## pwmblink
module pwmblink(
    input  logic clk,
    input  logic rst,
    output logic RGB_R,
    output logic RGB_B,
    output logic RGB_G
);
    parameter CLKMAX = 12000000;  
    logic [31:0] counter;
    logic [8:0] x;  
    logic [7:0] sharktooth;  
    logic [7:0] red;
    logic [7:0] green;
    logic [7:0] blue;
    always_ff @(posedge clk) begin
        if (rst) begin
            counter <= 0;
            x <= 0;
            sharktooth <= 0;
        end else begin
        if (counter >= CLKMAX/360) begin
            counter <= 0;
            if (x >= 359) begin
                x <= 0;
            end
            else begin
                x <= x + 1;
            end
            end
        else begin
            counter <= counter + 1;
        end
        sharktooth <= sharktooth + 1;
        end
    end
    always_comb begin
        if(x < 60) begin
            green = 255*x/60;
            blue = 0;
            red  = 255;
        end else if (x < 120) begin
            green = 255;
            blue = 0;
            red  = 255 - 255*(x-60)/60;
        end else if (x < 180) begin
            green = 255;
            blue = 255*(x-120)/60;
            red  = 0;
        end else if (x < 240) begin
            green = 255 - 255*(x-180)/60;
            blue = 255;
            red  = 0;
        end else if (x < 300) begin
            green = 0;
            blue = 255;
            red  = 255*(x-240)/60;
        end else begin
            green = 0;
            blue = 255 - 255*(x-300)/60;
            red  = 255;
        end
    end
    assign {RGB_R, RGB_G, RGB_B} = {sharktooth < red, sharktooth < green, sharktooth < blue};
endmodule
make LEC_CHECK=0 ABC_AREA=0 CAP_MARGIN=20 CELL_PAD_IN_SITES_DETAIL_PLACEMENT=2 CELL_PAD_IN_SITES_GLOBAL_PLACEMENT=1 CORE_ASPECT_RATIO=0.85 CORE_MARGIN=2 CORE_UTILIZATION=28 GPL_TIMING_DRIVEN=0 MAX_ROUTING_LAYER=met4 MIN_ROUTING_LAYER=met1 SETUP_SLACK_MARGIN=-1.02 SLEW_MARGIN=40 finish   # period 21.0 ns
run.sh (not shown) runs the stock make flow with config.mk's settings and CLKGATE_MAP_FILE=.
The starting point reached the layout checks and failed them: negative setup slack.
Next try:
- ABC_AREA: 0 -> unset
- CELL_PAD_IN_SITES_DETAIL_PLACEMENT: 2 -> 0
- CELL_PAD_IN_SITES_GLOBAL_PLACEMENT: 1 -> unset
- CORE_ASPECT_RATIO: 0.85 -> 0.5
- CORE_UTILIZATION: 28 -> 25
- MAX_ROUTING_LAYER: met4 -> unset
- SETUP_SLACK_MARGIN: -1.02 -> -0.32
- TNS_END_PERCENT: unset -> 5
- clock period: 21.0 -> 34.5 ns (I/O delays scaled with it)
Outcome: With this change the flow completed with no timing, DRC or antenna violations. Hold slack got worse by 0.016 ns. Wire length shrinks by 21%. Non-clock buffer count stays the same.
Next try:
- ABC_AREA: unset -> 1
- CORE_MARGIN: 2 -> 7
- CORE_UTILIZATION: 25 -> 66
- CTS_CLUSTER_DIAMETER: unset -> 229
- CTS_CLUSTER_SIZE: unset -> 54
- PLACE_DENSITY: unset -> 0.35
Global-route usage came out higher by 16 points.
Utilization came out higher by 44 points.
Area after synthesis barely changes.
Cell area came out lower by 4.1%.

========
== xenon ==
pwmblink again, from the RTL that the note above started with.
==> flow/design.v (excerpt) <==
module pwmblink(
    input  logic clk,
    input  logic rst,
    output logic RGB_R,
    output logic RGB_B,
    output logic RGB_G
);
    parameter CLKMAX = 12000000;  
    logic [31:0] counter;
    logic [8:0] x;  
    logic [7:0] sharktooth;  
    logic [7:0] red;
    logic [7:0] green;
    logic [7:0] blue;
    always_ff @(posedge clk) begin
        if (rst) begin
            counter <= 0;
            x <= 0;
            sharktooth <= 0;
        end else begin
        if (counter >= CLKMAX/360) begin
            counter <= 0;
            if (x >= 359) begin
                x <= 0;
            end
            else begin
                x <= x + 1;
            end
            end
        else begin
            counter <= counter + 1;
        end
        sharktooth <= sharktooth + 1;
        end
    end
    always_comb begin
        if(x < 60) begin
            green = 255*x/60;
            blue = 0;
            red  = 255;
        end else if (x < 120) begin
            green = 255;
            blue = 0;
            red  = 255 - 255*(x-60)/60;
        end else if (x < 180) begin
            green = 255;
            blue = 255*(x-120)/60;
            red  = 0;
        end else if (x < 240) begin
            green = 255 - 255*(x-180)/60;
            blue = 255;
            red  = 0;
        end else if (x < 300) begin
            green = 0;
            blue = 255;
            red  = 255*(x-240)/60;
        end else begin
            green = 0;
            blue = 255 - 255*(x-300)/60;
            red  = 255;
        end
    end
    assign {RGB_R, RGB_G, RGB_B} = {sharktooth < red, sharktooth < green, sharktooth < blue};
endmodule
Settings: LEC_CHECK=0, ABC_AREA=1, CAP_MARGIN=20, CELL_PAD_IN_SITES_GLOBAL_PLACEMENT=3, CORE_ASPECT_RATIO=0.75, CORE_MARGIN=8, CORE_UTILIZATION=63, CTS_CLUSTER_DIAMETER=29, CTS_CLUSTER_SIZE=81, HOLD_SLACK_MARGIN=0.28, MAX_ROUTING_LAYER=met4, MIN_ROUTING_LAYER=met2, PLACE_DENSITY=0.58, SLEW_MARGIN=0; clock period 25.9 ns.
Stage in which a tool error killed xenon: global placement without I/O (3_1_place_gp_skip_io).
Inputs modified between xenon and quartz:
# xenon
export LEC_CHECK = 0
export ABC_AREA = 1
export CAP_MARGIN = 20
export CELL_PAD_IN_SITES_GLOBAL_PLACEMENT = 3
export CORE_ASPECT_RATIO = 0.75
export CORE_MARGIN = 8
export CORE_UTILIZATION = 63
export CTS_CLUSTER_DIAMETER = 29
export CTS_CLUSTER_SIZE = 81
export HOLD_SLACK_MARGIN = 0.28
export MAX_ROUTING_LAYER = met4
export MIN_ROUTING_LAYER = met2
export PLACE_DENSITY = 0.58
export SLEW_MARGIN = 0
create_clock -name core_clock -period 25.9 [get_ports {clk}]
# quartz
export LEC_CHECK = 0
export CAP_MARGIN = 20
export CORE_MARGIN = 2
export CORE_UTILIZATION = 40
export SLEW_MARGIN = 20
create_clock -name core_clock -period 40.0 [get_ports {clk}]
Results
Of quartz and xenon, only xenon fails to finish with a clean layout.
As the logs show, xenon stopped at global placement without I/O (3_1_place_gp_skip_io) after a tool error, so it never reached the end of the flow.
xenon and quartz ended up with roughly the same combined area of all synthesized cells.
Count of distinct cell types in the synthesized netlist, quartz vs xenon: up by more than half
quartz vs. xenon: standard-cell row count grew by 44%; synthesized instance count went down by about 13%; adder and majority gate portion of the synthesized area barely changed.
Re height of the die: xenon was lower than quartz.
Comparing die area for quartz and xenon, the smaller number came from xenon.
Compared to xenon, quartz has fraction of the mapped netlist area in simple logic gates 12 points lower.
On summed standard-cell area reported by yosys, quartz and xenon are basically level.
Floorplan core area, quartz and xenon, higher one = quartz.

========
Setup of rev 12:
The RTL this note starts from:
==> flow/design.v <==
module pwmblink(
    input  logic clk,
    input  logic rst,
    output logic RGB_R,
    output logic RGB_B,
    output logic RGB_G
);
    parameter CLKMAX = 12000000;  
    logic [31:0] counter;
    logic [8:0] x;  
    logic [7:0] sharktooth;  
    logic [7:0] red;
    logic [7:0] green;
    logic [7:0] blue;
    always_ff @(posedge clk) begin
        if (rst) begin
            counter <= 0;
            x <= 0;
            sharktooth <= 0;
        end else begin
        if (counter >= CLKMAX/360) begin
            counter <= 0;
            if (x >= 359) begin
                x <= 0;
            end
            else begin
                x <= x + 1;
            end
            end
        else begin
            counter <= counter + 1;
        end
        sharktooth <= sharktooth + 1;
        end
    end
    always_comb begin
        if(x < 60) begin
            green = 255*x/60;
            blue = 0;
            red  = 255;
        end else if (x < 120) begin
            green = 255;
            blue = 0;
            red  = 255 - 255*(x-60)/60;
        end else if (x < 180) begin
            green = 255;
            blue = 255*(x-120)/60;
            red  = 0;
        end else if (x < 240) begin
            green = 255 - 255*(x-180)/60;
            blue = 255;
            red  = 0;
        end else if (x < 300) begin
            green = 0;
            blue = 255;
            red  = 255*(x-240)/60;
        end else begin
            green = 0;
            blue = 255 - 255*(x-300)/60;
            red  = 255;
        end
    end
    assign {RGB_R, RGB_G, RGB_B} = {sharktooth < red, sharktooth < green, sharktooth < blue};
endmodule
clock: 31.8 ns
lec_check: 0
cap_margin: 20
core_margin: 2
core_utilization: 72
cts_cluster_diameter: 324
max_routing_layer: met4
place_density_lb_addon: 0.2
setup_slack_margin: 4.54
slew_margin: 20
tns_end_percent: 5
Rev 12 | stages: all done | timing, DRC, antenna: all pass
## Diff of input files: rev 13 against rev 12
- CORE_UTILIZATION now 58, was 72
- PLACE_DENSITY_LB_ADDON no longer set, was 0.2
- MAX_ROUTING_LAYER no longer set, was met4
- TNS_END_PERCENT no longer set, was 5
- CTS_CLUSTER_DIAMETER no longer set, was 324
### Flow results
Number of nets at the end of the flow across rev 13 and rev 12: no real change.
Per the comparison of rev 13 with rev 12, half-perimeter wire length of the detailed placement result now sits higher, wire length now sits higher, post-layout worst setup margin now sits lower, final design utilization now sits lower.
sky130_fd_sc_hd__xnor2_1 as the cell type of the slowest stage on the worst timing path was reported by rev 13, and sky130_fd_sc_hd__a21oi_1 by rev 12.
Changes observed in rev 13 relative to rev 12: row count climbed 7; sequential cell power climbed about 0.6%; worst setup skew after layout barely changed; tally of filler cells in the layout climbed 58%.

========
// pwmblink: RTL as listed in full above, without the edits since
==> flow/config.mk <==
export PLATFORM = sky130hd
export DESIGN_NAME = pwmblink
export DESIGN_NICKNAME = pwmblink
export VERILOG_FILES = /design/flow/design.v
export SDC_FILE = /design/flow/constraint.sdc
export NUM_CORES = 4
export LEC_CHECK = 0
export CAP_MARGIN = 20
export CELL_PAD_IN_SITES_DETAIL_PLACEMENT = 0
export CORE_ASPECT_RATIO = 0.85
export CORE_MARGIN = 2
export CORE_UTILIZATION = 72
export CTS_CLUSTER_SIZE = 21
export GPL_TIMING_DRIVEN = 1
export MIN_ROUTING_LAYER = met1
export SETUP_SLACK_MARGIN = 4.48
export SLEW_MARGIN = 20
==> flow/constraint.sdc <==
create_clock -name core_clock -period 23.4 [get_ports {clk}]
set_input_delay 4.6800 -clock core_clock [delete_from_list [all_inputs] [get_ports {clk}]]
set_output_delay 4.6800 -clock core_clock [all_outputs]
set_load 0.01 [all_outputs]
The baseline finished clean.
Next try:
- CELL_PAD_IN_SITES_DETAIL_PLACEMENT: 0 -> default
- CORE_ASPECT_RATIO: 0.85 -> default
- CORE_UTILIZATION: 72 -> 40
- CTS_CLUSTER_SIZE: 21 -> default
- GPL_TIMING_DRIVEN: 1 -> default
- MIN_ROUTING_LAYER: met1 -> default
- SETUP_SLACK_MARGIN: 4.48 -> default
- clock period: 23.4 -> 30.2 ns (I/O delays scaled with it)
The new run finished with timing, DRC and antenna clean.
Area after synthesis does not change.
Routed wire length came out lower by 5.3%.
Critical path depth drops by 2.
Die size increases by 78%.
Global-route usage came out lower by 19 points.
Final area went down by 3.2%.
Count of clock-buffer cells in the layout does not change.
Sequential cell count does not change.
Final cell count is higher by 8.4%.
Sequential power went down by 23%.

========
// pwmblink: RTL as listed in full above, without the edits since
clock: 21.5 ns
lec_check: 0
abc_area: 0
cap_margin: 20
cell_pad_in_sites_detail_placement: 2
cell_pad_in_sites_global_placement: 1
core_aspect_ratio: 0.85
core_margin: 2
core_utilization: 28
gpl_routability_driven: 0
gpl_timing_driven: 0
max_routing_layer: met4
min_routing_layer: met2
setup_slack_margin: -1.02
slew_margin: 40
The baseline produced a layout that fails on negative setup slack.
Rerun with:
ABC_AREA = not set   (was 0)
CELL_PAD_IN_SITES_DETAIL_PLACEMENT = not set   (was 2)
CELL_PAD_IN_SITES_GLOBAL_PLACEMENT = not set   (was 1)
CORE_ASPECT_RATIO = not set   (was 0.85)
CORE_UTILIZATION = 40   (was 28)
CTS_CLUSTER_DIAMETER = 98   (was not set)
GPL_ROUTABILITY_DRIVEN = not set   (was 0)
GPL_TIMING_DRIVEN = not set   (was 0)
MAX_ROUTING_LAYER = not set   (was met4)
SETUP_SLACK_MARGIN = not set   (was -1.02)
SLEW_MARGIN = 20   (was 40)
clock period = 40.0 ns   (was 21.5 ns; I/O delays follow)
Now the flow finished with timing, DRC and antenna clean.
Synthesized cell count is unchanged.
Wire length falls by about a fifth.
Hold slack is worse by 14 ps.
Setup slack gains 16000 ps.
Global-route usage goes up by 4.0 points.
Final cell count fell by roughly a tenth.
Via count fell by a few percent.
Sequential share of layout area is higher by 0.13 points.
Synthesized area does not change.
Clock skew goes down by 9.5 ps.
Power falls by well over a third.
Power is estimated from default activity; no workload was simulated.
